## before
// uart_rx
module uart_rx
  #(parameter CLKS_PER_BIT = 104)
  (
   input        i_Clock,
   input        i_Rst,
   input        i_Rx_Serial,
   output reg [15:0] o_Rx_Byte,
  output reg square_wave,
  output reg pin1,
  output  reg pin2
  );
  parameter s_IDLE         = 3'b000;
  parameter s_RX_START_BIT = 3'b001;
  parameter s_RX_DATA_BITS = 3'b010;
  parameter s_RX_STOP_BIT  = 3'b011;
  parameter s_CLEANUP      = 3'b100;
  reg  [7:0] data_check;
  reg [7:0] first_8bit;
  reg [7:0] second_8bit;
  reg           r_Rx_Data_R;
  reg           r_Rx_Data;
  reg [15:0]     r_Clock_Count;
  reg [4:0]     r_Bit_Index;  
  reg [15:0]     r_Rx_Byte;
  reg [2:0]     r_SM_Main;
wire [60:0] distZ = 61'hFFFFFFFFFFFFFF;
reg [23:0] counter;
reg toggle;
reg toggle_n;
wire [23:0] store;
wire [15:0] distA;
reg [15:0] distB;
reg stop;
reg [15:0] rpm;
assign distA =40*distZ;
assign store = (rpm == 16'd0) ? 24'hFFFFFF : (18 * 100000)/ rpm;
  always @(posedge i_Clock)
    begin
    if (i_Rst)
    begin
      r_Rx_Data_R <= 1'b1;
      r_Rx_Data   <= 1'b1;
      o_Rx_Byte   <= 16'd0;
      rpm         <= 16'd0;
      counter     <= 24'd0;
      toggle      <= 1'b1;
      distB       <= 16'd0;
      stop        <= 1'b0;
      square_wave <= 1'b1;
      pin1        <= 1'b0;
      pin2        <= 1'b0;
    end
    else
    begin
      r_Rx_Data_R <= i_Rx_Serial;
      r_Rx_Data   <= i_Rx_Serial;
     o_Rx_Byte[15:8] <= second_8bit;
     o_Rx_Byte[7:0] <= first_8bit;
     rpm <= {second_8bit, first_8bit};
toggle_n = toggle;
if (stop==0)
begin
counter <= counter + 1;
if (counter >= store )
begin
toggle_n = ~toggle;
toggle <= toggle_n;
counter<=0;
if (second_8bit[7] == 0)
begin
pin1 <= 0;
pin2 <= 1;
end
else
begin
pin1 <= 1;
pin2 <= 0;
end
if (toggle_n==0)
begin
distB <= distB +1;
end
end
if (distB ==distA)
begin
stop <= 1;
end
else
begin
square_wave <= toggle_n;
end
end
end
end
always @(posedge i_Clock)
begin
    if (i_Rst)
    begin
      r_SM_Main     <= s_IDLE;
  ...
For scale: ~4900 cells after synthesis, roughly 22 I/O pins.
==> flow/config.mk <==
export PLATFORM = sky130hd
export DESIGN_NAME = uart_rx
export DESIGN_NICKNAME = uart_rx
export VERILOG_FILES = /design/flow/design.v
export SDC_FILE = /design/flow/constraint.sdc
export NUM_CORES = 4
export LEC_CHECK = 0
export ABC_AREA = 1
export CAP_MARGIN = 20
export CORE_MARGIN = 2
export CORE_UTILIZATION = 72
export CTS_CLUSTER_SIZE = 15
export GPL_ROUTABILITY_DRIVEN = 0
export HOLD_SLACK_MARGIN = 0.29
export PLACE_DENSITY_LB_ADDON = 0.02
export SETUP_SLACK_MARGIN = -0.35
export SLEW_MARGIN = 20
==> flow/constraint.sdc <==
create_clock -name core_clock -period 13.3 [get_ports {i_Clock}]
set_input_delay 2.6600 -clock core_clock [delete_from_list [all_inputs] [get_ports {i_Clock}]]
set_output_delay 2.6600 -clock core_clock [all_outputs]
set_load 0.01 [all_outputs]
run.sh (not shown) runs the stock make flow with config.mk's settings and CLKGATE_MAP_FILE=.
before did not make it past 3_5_place_dp, where a tool error ended it.
#### Input delta (after over before)
-- flow/config.mk --
<<< before, line 12
export CTS_CLUSTER_SIZE = 15
export GPL_ROUTABILITY_DRIVEN = 0
export HOLD_SLACK_MARGIN = 0.29
export PLACE_DENSITY_LB_ADDON = 0.02
export SETUP_SLACK_MARGIN = -0.35
>>> after, line 12
==> flow/constraint.sdc <==
create_clock -name core_clock -period 100.0 [get_ports {i_Clock}]
set_input_delay 20.0000 -clock core_clock [delete_from_list [all_inputs] [get_ports {i_Clock}]]
set_output_delay 20.0000 -clock core_clock [all_outputs]
set_load 0.01 [all_outputs]
==> results <==
after ended with every stage complete and zero timing, DRC or antenna violations. Part of the Yosys area used for sequential elements of before is on par with after. Synthesized area per cell came out exactly the same in after and before. The net count after synthesis of after and that of before are within noise of each other. after vs. before: number of enable-type register cells in the synthesized netlist about even, share of async-settable or async-resettable flops after synthesis about even, cell total in the yosys stat output about even. before -> after: area fraction in compound gates delta 0, exact match. Reported for after and before, number of instances in the synthesized netlist turned out identical to the last digit.

* * *

uart_rx again, from the RTL that the note above started with.
clock: 152.0 ns
lec_check: 0
cap_margin: 35
core_margin: 2
core_utilization: 54
cts_cluster_size: 69
gpl_routability_driven: 0
gpl_timing_driven: 0
hold_slack_margin: 0.01
max_routing_layer: met4
min_routing_layer: met2
slew_margin: 20
Rerun with:
CAP_MARGIN = 20   (was 35)
CORE_UTILIZATION = 70   (was 54)
CTS_CLUSTER_SIZE = not set   (was 69)
GPL_ROUTABILITY_DRIVEN = not set   (was 0)
GPL_TIMING_DRIVEN = not set   (was 0)
HOLD_SLACK_MARGIN = not set   (was 0.01)
MAX_ROUTING_LAYER = not set   (was met4)
MIN_ROUTING_LAYER = not set   (was met2)
clock period = 93.8 ns   (was 152.0 ns; I/O delays follow)
Cell count drops by 5.7%; routed wire length went down by about 7%.

* * *

Starting RTL as in the previous note.
Settings: LEC_CHECK=0, CAP_MARGIN=40, CELL_PAD_IN_SITES_GLOBAL_PLACEMENT=2, CORE_ASPECT_RATIO=0.62, CORE_MARGIN=2, CORE_UTILIZATION=54, CTS_CLUSTER_DIAMETER=355, CTS_CLUSTER_SIZE=69, GPL_ROUTABILITY_DRIVEN=1, GPL_TIMING_DRIVEN=1, HOLD_SLACK_MARGIN=0.01, MAX_ROUTING_LAYER=met4, MIN_ROUTING_LAYER=met1, SETUP_SLACK_MARGIN=-0.97, SLEW_MARGIN=20, TNS_END_PERCENT=90; clock period 72.5 ns.
The first run aborted during global placement without I/O, error GPL-0301.
==> next run, changes <==
Settings changed: CAP_MARGIN 40 to 20, CELL_PAD_IN_SITES_GLOBAL_PLACEMENT 2 to unset, CORE_ASPECT_RATIO 0.62 to unset, CTS_CLUSTER_DIAMETER 355 to unset, GPL_ROUTABILITY_DRIVEN 1 to unset, GPL_TIMING_DRIVEN 1 to unset, HOLD_SLACK_MARGIN 0.01 to unset, MAX_ROUTING_LAYER met4 to unset, MIN_ROUTING_LAYER met1 to unset, SETUP_SLACK_MARGIN -0.97 to unset, TNS_END_PERCENT 90 to unset.
Clock period 72.5 ns to 152.0 ns, I/O delays scaled along.
Result:
- This time the run completed with no timing, DRC or antenna violations
- die area stays flat
- area after synthesis is unchanged
- synthesized cell count is unchanged
==> next run, changes <==
Settings changed: CORE_ASPECT_RATIO set to 1.84, CORE_MARGIN 2 to 10, CTS_CLUSTER_SIZE 69 to unset.
Clock period 152.0 ns to 100.0 ns, I/O delays scaled along.
Wire length climbs by 14%; cell area climbs by 0.50%; final cell count drops by 0.59%; via count climbs by 3.0%; non-clock buffer count climbs by 5; count of clock-buffer cells in the layout does not change; setup slack is worse by 46000 ps; utilization hardly moves; die size climbs by 15%; first-iteration DRC count drops by 15%.
==> next run, changes <==
Settings changed: CORE_ASPECT_RATIO 1.84 to unset, CORE_MARGIN 10 to 2, CORE_UTILIZATION 54 to 40.
Result: The new run produced a clean layout; synthesized area is unchanged; die area went up by about 17%; wire length fell by about 10%; worst hold slack loses 3.3 ps; synthesized cell count stays the same; design area came out higher by 1.0%; setup slack improved by 460 ps; global-route usage falls by 7.1 points; clock-buffer cell count fell by 1; critical path depth went down by 6.
==> next run, changes <==
Settings changed: CORE_ASPECT_RATIO set to 0.5, CORE_UTILIZATION 40 to 54, GPL_ROUTABILITY_DRIVEN set to 0.
After rerunning:
- wire length goes up by 3.2%
- first-iteration DRC count climbs by 12%
- die area drops by 25%
